==> flow/design.v (excerpt) <==
module money_clicker(clk, rst, key_data, key_valid, tick, money, asset, HEX0, HEX1, HEX2, HEX3, HEX4, HEX5);
	input clk;
	input rst;
	input [7:0] key_data;
	input key_valid;
	input tick;
	output [39:0] money;
	output [7:0] asset;
	output [6:0] HEX0, HEX1, HEX2, HEX3, HEX4, HEX5;
	wire [3:0] Millions;
	wire [3:0] HundredThousands;
	wire [3:0] TenThousands;
	wire [3:0] Thousands;
	wire [3:0] Hundreds;
	wire [3:0] Tens;
	wire [3:0] Ones;
	wire click, buy, upgradeClick, one, two, three, four, five, six, seven, eight;
	wire [7:0] prev_data;
	wire selection;
	binaryToBCD convert (money[39:0], Millions[3:0], HundredThousands[3:0], TenThousands[3:0], Thousands[3:0], Hundreds[3:0], Tens[3:0], Ones[3:0]);
	hexDecoder H0(Ones[3:0], HEX0);
	hexDecoder H1(Tens[3:0], HEX1);
	hexDecoder H2(Hundreds[3:0], HEX2);
	hexDecoder H3(Thousands[3:0], HEX3);
	hexDecoder H4(TenThousands[3:0], HEX4);
	hexDecoder H5(HundredThousands[3:0], HEX5);
	prevData prev(clk, rst, key_valid, key_data, prev_data);
	logicController control(clk, rst, key_data, key_valid, click, buy, one, two, three, four, five, six, seven, eight, selection, upgradeClick);
  ...
Size in the first run: ~3600 cells after synthesis, roughly 150 flip-flops, about 0.025 mm^2 of cells after synthesis.
clock: 13.3 ns
lec_check: 0
cap_margin: 25
core_aspect_ratio: 1.63
core_margin: 2
core_utilization: 20
cts_cluster_diameter: 86
cts_cluster_size: 78
gpl_routability_driven: 1
gpl_timing_driven: 0
max_routing_layer: met5
min_routing_layer: met2
place_density_lb_addon: 0.03
setup_slack_margin: 1.11
slew_margin: 20
run.sh (not shown) runs the stock make flow with config.mk's settings and CLKGATE_MAP_FILE=.
The baseline finished but failed the layout checks on setup timing.
Rerun with:
ABC_AREA = 1   (was not set)
CTS_CLUSTER_DIAMETER = not set   (was 86)
SETUP_SLACK_MARGIN = 3.84   (was 1.11)
Result: The changed run ran to the end with violations: setup timing; maximum frequency is higher by 26%; final area drops by 18%; utilization is lower by 0.77 points; final cell count came out lower by 9.8%.
Rerun with:
ABC_AREA = not set   (was 1)
CORE_UTILIZATION = 71   (was 20)
GPL_TIMING_DRIVEN = not set   (was 0)
MIN_ROUTING_LAYER = met1   (was met2)
PLACE_DENSITY_LB_ADDON = not set   (was 0.03)
SETUP_SLACK_MARGIN = 3.89   (was 3.84)
clock period = 13.1 ns   (was 13.3 ns; I/O delays follow)
Result: With this change the flow failed in clock tree synthesis (4_1_cts). Synthesized cell count rose by about 5%. Die area is lower by about 70%. Synthesized area increases by 18%.
Rerun with:
CAP_MARGIN = 20   (was 25)
CORE_ASPECT_RATIO = not set   (was 1.63)
CORE_UTILIZATION = 57   (was 71)
CTS_CLUSTER_SIZE = not set   (was 78)
GPL_ROUTABILITY_DRIVEN = not set   (was 1)
MAX_ROUTING_LAYER = not set   (was met5)
MIN_ROUTING_LAYER = not set   (was met1)
SETUP_SLACK_MARGIN = not set   (was 3.89)
clock period = 13.9 ns   (was 13.1 ns; I/O delays follow)
After rerunning:
- Now the flow aborted during global routing (5_1_grt) on ODB-0269
- synthesized cell count is unchanged
- area after synthesis stays the same
- die size increases by 24%
Rerun with:
ABC_AREA = 1   (was not set)
CORE_UTILIZATION = 72   (was 57)
CTS_CLUSTER_DIAMETER = 238   (was not set)
PLACE_DENSITY = 0.35   (was not set)
SETUP_SLACK_MARGIN = 5.0   (was not set)
clock period = 21.6 ns   (was 13.9 ns; I/O delays follow)
The changed run stopped in global routing (5_1_grt) on GRT-0232. Synthesized cell count shrinks by a few percent. Die area shrinks by a quarter to a third. Area after synthesis shrinks by about a fifth.


alpha:
money_clicker again, from the RTL that the note above started with.
// money_clicker
module money_clicker(clk, rst, key_data, key_valid, tick, money, asset, HEX0, HEX1, HEX2, HEX3, HEX4, HEX5);
Settings: LEC_CHECK=0, CAP_MARGIN=25, CORE_ASPECT_RATIO=1.63, CORE_MARGIN=2, CORE_UTILIZATION=72, CTS_CLUSTER_SIZE=78, GPL_ROUTABILITY_DRIVEN=1, MAX_ROUTING_LAYER=met5, MIN_ROUTING_LAYER=met1, SETUP_SLACK_MARGIN=-1.52, SLEW_MARGIN=20; clock period 14.9 ns.
alpha got as far as clock tree synthesis (4_1_cts), where a tool error ended the run.
Input changes introduced in beta (baseline for comparison: alpha):
Settings: clearing SETUP_SLACK_MARGIN, which used to be -1.52; clearing CTS_CLUSTER_SIZE, which used to be 78; clearing MAX_ROUTING_LAYER, which used to be met5; clearing GPL_ROUTABILITY_DRIVEN, which used to be 1; clearing CORE_ASPECT_RATIO, which used to be 1.63; swapping 25 for 20 in CAP_MARGIN; clearing MIN_ROUTING_LAYER, which used to be met1; swapping 72 for 40 in CORE_UTILIZATION; swapping 14.9 for 25.0 in the clock period (ns, I/O delays scaled along).
## What came out
beta ended with every stage complete and zero timing, DRC or antenna violations.
On beta: starting density of the core is 32 points lower than what alpha gave.
Going from alpha to beta, width of the die saw an increase; die area saw an increase; synthesized area saw little to no change; height of the die saw an increase; share of flip-flops with an asynchronous set or reset after synthesis saw little to no change.
Summary: with alpha as the reference, final weighted congestion in routability-driven placement in beta moved down by more than 10%.
--- input diff beta..gamma ---
Settings: CORE_UTILIZATION: 40 -> 56; the clock period (ns, I/O delays scaled along): 25.0 -> 24.0.
--- outcome ---
gamma against beta: critical path depth now larger, maximum clock path buffer count level, non-clock buffer count increased by 23 relative to the old numbers.
Every stage of the flow completed for gamma, and the final layout passed the timing, design-rule and antenna checks.
Setup slack ended up 0.34 ns lower on gamma than on beta.
Taking beta as the reference, in gamma wire length of the first global-routing pass increased about 3.3%; met1 routed wirelength after detailed routing decreased 3.7%.
Modified inputs, delta compared to gamma
Settings: CORE_UTILIZATION: 56 -> 71; PLACE_DENSITY: unset -> 0.65; CAP_MARGIN: 20 -> 5; SETUP_SLACK_MARGIN: unset -> -1.27; the clock period (ns, I/O delays scaled along): 24.0 -> 19.3.
Results
delta: complete, dirty (capacitance limit, slew limit, setup timing)
Relative to gamma, worst hold slack increased by 0.0031 ns in delta.
Total antenna diodes in the routed design: gamma vs delta identical
Relative to gamma, multi-input combinational area share decreased by 5.8 points in delta.
Summary — post-layout period usage of the worst path, delta relative to gamma: higher, by 12 points.
Taking gamma as the reference, in delta per-cell routed wire length +about 8%; area occupied by registers neither gained nor lost much; design area +about 10%; later-pin clock latency in the skew report comparable; setup fix buffers added after clock tree synthesis rose 3.
Against gamma as the reference, delta delivers a higher non-clock buffer count.


v28:
money_clicker again, from the RTL that the note above started with.
Settings: LEC_CHECK=0, ABC_AREA=1, CAP_MARGIN=20, CORE_ASPECT_RATIO=0.5, CORE_MARGIN=2, CORE_UTILIZATION=72, CTS_CLUSTER_DIAMETER=374, CTS_CLUSTER_SIZE=98, SLEW_MARGIN=20, TNS_END_PERCENT=5; clock period 11.3 ns.
Tool error DPL-0033 stopped v28 during clock tree synthesis (4_1_cts); no final results.
Here is what was changed in the inputs of v58 compared with v28.
- a deleted CORE_ASPECT_RATIO that had been 0.5
- an added SETUP_SLACK_MARGIN of 4.01
- a deleted CTS_CLUSTER_SIZE that had been 98
- a change of CTS_CLUSTER_DIAMETER from 374 to 209
- an added PLACE_DENSITY of 0.37
- a deleted TNS_END_PERCENT that had been 5
- a change of the clock period (ns, I/O delays scaled along) from 11.3 to 15.3
Results
v58: aborted in global routing (5_1_grt) (tool error). Reported for v58 and v28, adder-cell area share of the yosys netlist turned out identical to the last digit. Row count in v58 vs v28: up about 44%. Between v58 and v28, it is v58 whose worst setup timing slack at the placement stage is higher, by 2.75 ns. v58 vs v28: number of placed instances with taps included down by a little under 10%. Die outline height for v58 is higher than for v28. Summary of v58 over v28: sum of net half-perimeters after detailed placement now sits lower, core utilization at floorplan went down 1.3 points. The die area was comparable across v58 and v28. Between v58 and v28, global placement routability congestion is lower for v58, v28 comes in above that. Comparing v58 and v28, the lower horizontal die size is on v58. v58 ended with more area of the placeable core than v28.
Relative to v58, the following input files were edited for v19:
- clearing CTS_CLUSTER_DIAMETER, which used to be 209
- clearing SETUP_SLACK_MARGIN, which used to be 4.01
- clearing PLACE_DENSITY, which used to be 0.37
- swapping 72 for 67 in CORE_UTILIZATION
- putting CTS_CLUSTER_SIZE at 96 where nothing was set
- swapping 15.3 for 31.3 in the clock period (ns, I/O delays scaled along)
## What came out
From v58 to v19 the numbers moved as follows: number of I/O pins held, die area shows an increase of 7.3%.
In summary, v19 completed successfully, with a layout that passed the timing, design-rule and antenna checks.
As far as sequential fraction of the synthesis area goes, v19 and v58 are indistinguishable; the numbers are identical.
Input changes introduced in v57 (baseline for comparison: v19):
- changing CORE_UTILIZATION from 67 to 72
- setting SETUP_SLACK_MARGIN to 5.0 for the first time
- removing CTS_CLUSTER_SIZE (formerly 96)
- setting CTS_CLUSTER_DIAMETER to 209 for the first time
- setting PLACE_DENSITY_LB_ADDON to 0.08 for the first time
- changing the clock period (ns, I/O delays scaled along) from 31.3 to 18.5
==> comparison <==
Re sequential area share after synthesis: no difference whatsoever between v57 and v19.
Global placement routability congestion, v57 and v19: higher on v19
Placed wire-length estimate after detailed placement: v57 and v19 compared, lower one is v19
v57 did not make it past global routing (5_1_grt), where a tool error ended it.
Summary of v57 over v19: floorplan row count decreased by about 3% relative to the old numbers, horizontal die dimension decreased by about 3.5% relative to the old numbers, post-synthesis sequential element count closely matched the old numbers.
Diff v19 -> v57: synthesis area per yosys comparable; placement-stage worst setup slack fell by 8.68 ns.
diff inputs: v57 => v35
- CORE_UTILIZATION changed from 72 to 40
- SETUP_SLACK_MARGIN removed (was 5.0)
- ABC_AREA removed (was 1)
- CTS_CLUSTER_DIAMETER removed (was 209)
- PLACE_DENSITY_LB_ADDON removed (was 0.08)
- the clock period (ns, I/O delays scaled along) changed from 18.5 to 24.0
### Flow results
- Having completed the whole flow, v35 delivered a layout that passed the timing, design-rule and antenna checks.
- Against v57, v35 comes in 2.2 points lower on sequential area share after synthesis.
- Comparing v57 and v35, the lower placement-stage worst setup slack is on v35.
- Changes observed in v35 relative to v57: simple-gate share of the synthesized area fell by 14 points, yosys synthesis chip area went up by 18%.
- Note that the area after synthesis recorded for v35 amounts to 1.18 times the value seen in v57.
- In v35, cell count after synthesis is higher than in v57.
